Design div, start of the top module:
module div (
    input wire clk,
    input wire rst_n,
    input wire [32-1:0] dividend_i,     
    input wire [32-1:0] divisor_i,      
    input wire                       start_i,        
    input wire                       ctrl_ready_i,   
    input wire [                3:0] op_i,           
    output reg [32-1:0] result_o,   
    output reg busy_o,   
    output reg valid_o   
);
    typedef enum logic [3:0] {
        STATE_IDLE  = 4'b0001,
        STATE_START = 4'b0010,
        STATE_CALC  = 4'b0100,
        STATE_END   = 4'b1000
    } state_t;
    state_t state;
    reg [32-1:0] dividend_r;
    reg [32-1:0] divisor_r;
    reg [3:0] op_r;
    reg [31:0] count;
    reg [32-1:0] div_result;
    reg [32-1:0] div_remain;
    reg [32-1:0] minuend;
    reg invert_result;
    wire op_div = op_r[0];
    wire op_divu = op_r[1];
    wire op_rem = op_r[2];
    wire op_remu = op_r[3];
    wire [31:0] dividend_invert = (-dividend_r);
    wire [31:0] divisor_invert = (-divisor_r);
    wire minuend_ge_divisor = minuend >= divisor_r;
    wire [31:0] minuend_sub_res = minuend - divisor_r;
    wire [31:0] div_result_tmp = minuend_ge_divisor ? ({div_result[30:0], 1'b1}) : ({div_result[30:0], 1'b0});
    wire [31:0] minuend_tmp = minuend_ge_divisor ? minuend_sub_res[30:0] : minuend[30:0];
    wire [31:0] dividend_abs = dividend_r[31] ? -dividend_r : dividend_r;
    wire [31:0] divisor_abs = divisor_r[31] ? -divisor_r : divisor_r;
    always @(posedge clk) begin
        if (!rst_n) begin
            state         <= STATE_IDLE;
            result_o      <= 32'h0;
            div_result    <= 32'h0;
  ...
Size in the first run: about 2000 cells after synthesis, about 230 flip-flops.
Settings: LEC_CHECK=0, CAP_MARGIN=20, CORE_MARGIN=2, CORE_UTILIZATION=18, PLACE_DENSITY=0.65, SLEW_MARGIN=20; clock period 11.5 ns.
run.sh (not shown) runs the stock make flow with config.mk's settings and CLKGATE_MAP_FILE=.
Edit:
--- a/flow/config.mk
+++ b/flow/config.mk
@@ -8 +8 @@
-export CAP_MARGIN = 20
+export CAP_MARGIN = 40
@@ -10 +10,3 @@
-export CORE_UTILIZATION = 18
+export CORE_UTILIZATION = 72
+export CTS_CLUSTER_DIAMETER = 27
+export CTS_CLUSTER_SIZE = 41
@@ -11,0 +14 @@
+export SETUP_SLACK_MARGIN = 0.71
==> flow/constraint.sdc (replaced) <==
create_clock -name core_clock -period 5.94 [get_ports {clk}]
set_input_delay 1.1880 -clock core_clock [delete_from_list [all_inputs] [get_ports {clk}]]
set_output_delay 1.1880 -clock core_clock [all_outputs]
set_load 0.01 [all_outputs]
This time the run never finished: it broke off in 5_1_grt with GRT-0232.
Die area falls by 74%.
Synthesized cell count stays the same.
Synthesized area does not change.

---

The RTL this note starts from:
==> flow/design.v <==
module div (
    input wire clk,
    input wire rst_n,
    input wire [32-1:0] dividend_i,     
    input wire [32-1:0] divisor_i,      
    input wire                       start_i,        
    input wire                       ctrl_ready_i,   
    input wire [                3:0] op_i,           
    output reg [32-1:0] result_o,   
    output reg busy_o,   
    output reg valid_o   
);
    typedef enum logic [3:0] {
        STATE_IDLE  = 4'b0001,
        STATE_START = 4'b0010,
        STATE_CALC  = 4'b0100,
        STATE_END   = 4'b1000
    } state_t;
    state_t state;
    reg [32-1:0] dividend_r;
    reg [32-1:0] divisor_r;
    reg [3:0] op_r;
    reg [31:0] count;
    reg [32-1:0] div_result;
    reg [32-1:0] div_remain;
    reg [32-1:0] minuend;
    reg invert_result;
    wire op_div = op_r[0];
    wire op_divu = op_r[1];
    wire op_rem = op_r[2];
    wire op_remu = op_r[3];
    wire [31:0] dividend_invert = (-dividend_r);
    wire [31:0] divisor_invert = (-divisor_r);
    wire minuend_ge_divisor = minuend >= divisor_r;
    wire [31:0] minuend_sub_res = minuend - divisor_r;
    wire [31:0] div_result_tmp = minuend_ge_divisor ? ({div_result[30:0], 1'b1}) : ({div_result[30:0], 1'b0});
    wire [31:0] minuend_tmp = minuend_ge_divisor ? minuend_sub_res[30:0] : minuend[30:0];
    wire [31:0] dividend_abs = dividend_r[31] ? -dividend_r : dividend_r;
    wire [31:0] divisor_abs = divisor_r[31] ? -divisor_r : divisor_r;
    always @(posedge clk) begin
        if (!rst_n) begin
            state         <= STATE_IDLE;
            result_o      <= 32'h0;
            div_result    <= 32'h0;
            div_remain    <= 32'h0;
            op_r          <= 4'h0;
            dividend_r    <= 32'h0;
            divisor_r     <= 32'h0;
            minuend       <= 32'h0;
            invert_result <= 1'b0;
            busy_o        <= 1'b0;
            valid_o       <= 1'b0;
            count         <= 32'h0;
        end else begin
            case (state)
                STATE_IDLE: begin
                    if (ctrl_ready_i) begin
                        valid_o <= 1'b0;
                        if (start_i == 1'b1) begin
                            op_r       <= op_i;
                            dividend_r <= dividend_i;
                            divisor_r  <= divisor_i;
                            state      <= STATE_START;
                            busy_o     <= 1'b1;
                        end else begin
                            op_r       <= 3'h0;
                            dividend_r <= 32'h0;
                            divisor_r  <= 32'h0;
                            result_o   <= 32'h0;
                            busy_o     <= 1'b0;
                        end
                    end
                end
                STATE_START: begin
                    valid_o <= 1'b0;
                    if (divisor_r == 32'h0) begin
                        if (op_div | op_divu) begin
                            result_o <= 32'hffffffff;
                        end else begin
                            result_o <= dividend_r;
                        end
                        state   <= STATE_IDLE;
                        busy_o  <= 1'b0;
                        valid_o <= 1'b1;
                    end else if (
                        (op_div | op_rem) ? (dividend_abs < divisor_abs) : (dividend_r < divisor_r)
                    ) begin
                        if (op_div) begin
                            result_o <= 32'b0;
                        end else if (op_rem) begin
                            result_o <= dividend_r;
                        end else if (op_divu) begin
                            result_o <= 32'b0;
                        end else if (op_remu) begin
                            result_o <= dividend_r;
                        end
                        state   <= STATE_IDLE;
                        busy_o  <= 1'b0;
                        valid_o <= 1'b1;
                    end else begin
                        busy_o     <= 1'b1;
                        count      <= 32'h40000000;
                        state      <= STATE_CALC;
                        div_result <= 32'h0;
                        div_remain <= 32'h0;
                        if (op_div | op_rem) begin
                            if (dividend_r[31] == 1'b1) begin
                                dividend_r <= dividend_invert;
                                minuend    <= dividend_invert[31];
                            end else begin
                                minuend <= dividend_r[31];
                            end
                            if (divisor_r[31] == 1'b1) begin
                                divisor_r <= divisor_invert;
                            end
                        end else begin
                            minuend <= dividend_r[31];
                        end
                        if ((op_div && (dividend_r[31] ^ divisor_r[31] == 1'b1))
                            || (op_rem && (dividend_r[31] == 1'b1))) begin
                            invert_result <= 1'b1;
                        end else begin
                            invert_result <= 1'b0;
                        end
                    end
                end
                STATE_CALC: begin
                    busy_o     <= 1'b1;
                    dividend_r <= {dividend_r[30:0], 1'b0};
                    div_result <= div_result_tmp;
                    count      <= {1'b0, count[31:1]};
                    if (|count) begin
                        minuend <= {minuend_tmp[30:0], dividend_r[30]};
                    end else begin
                        state <= STATE_END;
                        if (minuend_ge_divisor) begin
                            div_remain <= minuend_sub_res;
                        end else begin
                            div_remain <= minuend;
                        end
                    end
                end
                STATE_END: begin
                    state   <= STATE_IDLE;
                    busy_o  <= 1'b0;
                    valid_o <= 1'b1;
                    if (op_div | op_divu) begin
                        if (invert_result) begin
                            result_o <= (-div_result);
                        end else begin
                            result_o <= div_result;
                        end
                    end else begin
                        if (invert_result) begin
                            result_o <= (-div_remain);
                        end else begin
                            result_o <= div_remain;
                        end
                    end
                end
            endcase
        end
    end
endmodule
clock: 8.71 ns
lec_check: 0
cap_margin: 20
cell_pad_in_sites_detail_placement: 0
cell_pad_in_sites_global_placement: 0
core_aspect_ratio: 1.81
core_margin: 2
core_utilization: 70
cts_cluster_size: 85
gpl_timing_driven: 1
place_density: 0.64
setup_slack_margin: 2.43
slew_margin: 30
==> next run, changes <==
- CELL_PAD_IN_SITES_DETAIL_PLACEMENT: 0 -> default
- CELL_PAD_IN_SITES_GLOBAL_PLACEMENT: 0 -> default
- CORE_ASPECT_RATIO: 1.81 -> default
- CORE_UTILIZATION: 70 -> 37
- CTS_CLUSTER_SIZE: 85 -> default
- GPL_TIMING_DRIVEN: 1 -> default
- PLACE_DENSITY: 0.64 -> 0.65
- SETUP_SLACK_MARGIN: 2.43 -> default
- SLEW_MARGIN: 30 -> 20
- clock period: 8.71 -> 6.68 ns (I/O delays scaled with it)
Effect:
- The changed run went through all stages and came out clean
- fmax shrinks by 1.1%
- first-iteration DRC count drops by 28%
- via count went down by 7.5%
- power is higher by about 30%
- wire length came out lower by about 4.3%
- critical path depth stays the same
==> next run, changes <==
- CORE_UTILIZATION: 37 -> 66
- CTS_CLUSTER_DIAMETER: default -> 28
- PLACE_DENSITY: 0.65 -> default
- clock period: 6.68 -> 5.43 ns (I/O delays scaled with it)
After rerunning: The new run ran to the end with violations: negative setup slack; clock skew stays flat; final area grows by roughly a tenth; wire length grows by about a fifth; total power grows by well over a third; synthesized cell count does not change; core utilization grows by 43 points; synthesized area does not change; fmax grows by roughly a tenth.
==> next run, changes <==
- CORE_UTILIZATION: 66 -> 44
- CTS_CLUSTER_DIAMETER: 28 -> default
- PLACE_DENSITY: default -> 0.65
- clock period: 5.43 -> 4.71 ns (I/O delays scaled with it)
Result:
- The changed run finished with negative setup slack left
- core utilization fell by 26 points
- total power came out lower by a little under a tenth
- cell count rose by a little under a tenth
- die area climbs by well over a third
- cell area increases by a few percent
- hold slack loses 0.017 ns
- via count went down by a little under a tenth
- global-route usage goes down by 15 points
==> next run, changes <==
- CORE_UTILIZATION: 44 -> 72
- CTS_CLUSTER_SIZE: default -> 41
- clock period: 4.71 -> 5.94 ns (I/O delays scaled with it)
=> The changed run completed with no timing, DRC or antenna violations. Final cell count is lower by 13%. Core utilization is higher by 24 points. Setup slack improved by 0.51 ns. Routed wire length is lower by 12%. Register-to-register slack improved by 0.51 ns. Maximum frequency is lower by 12%. Global-route usage is higher by 13 points. Cell area is lower by 15%. Count of clock-buffer cells in the layout is lower by 8.
Power figures rest on the tool's default switching activity, not on a simulated workload.
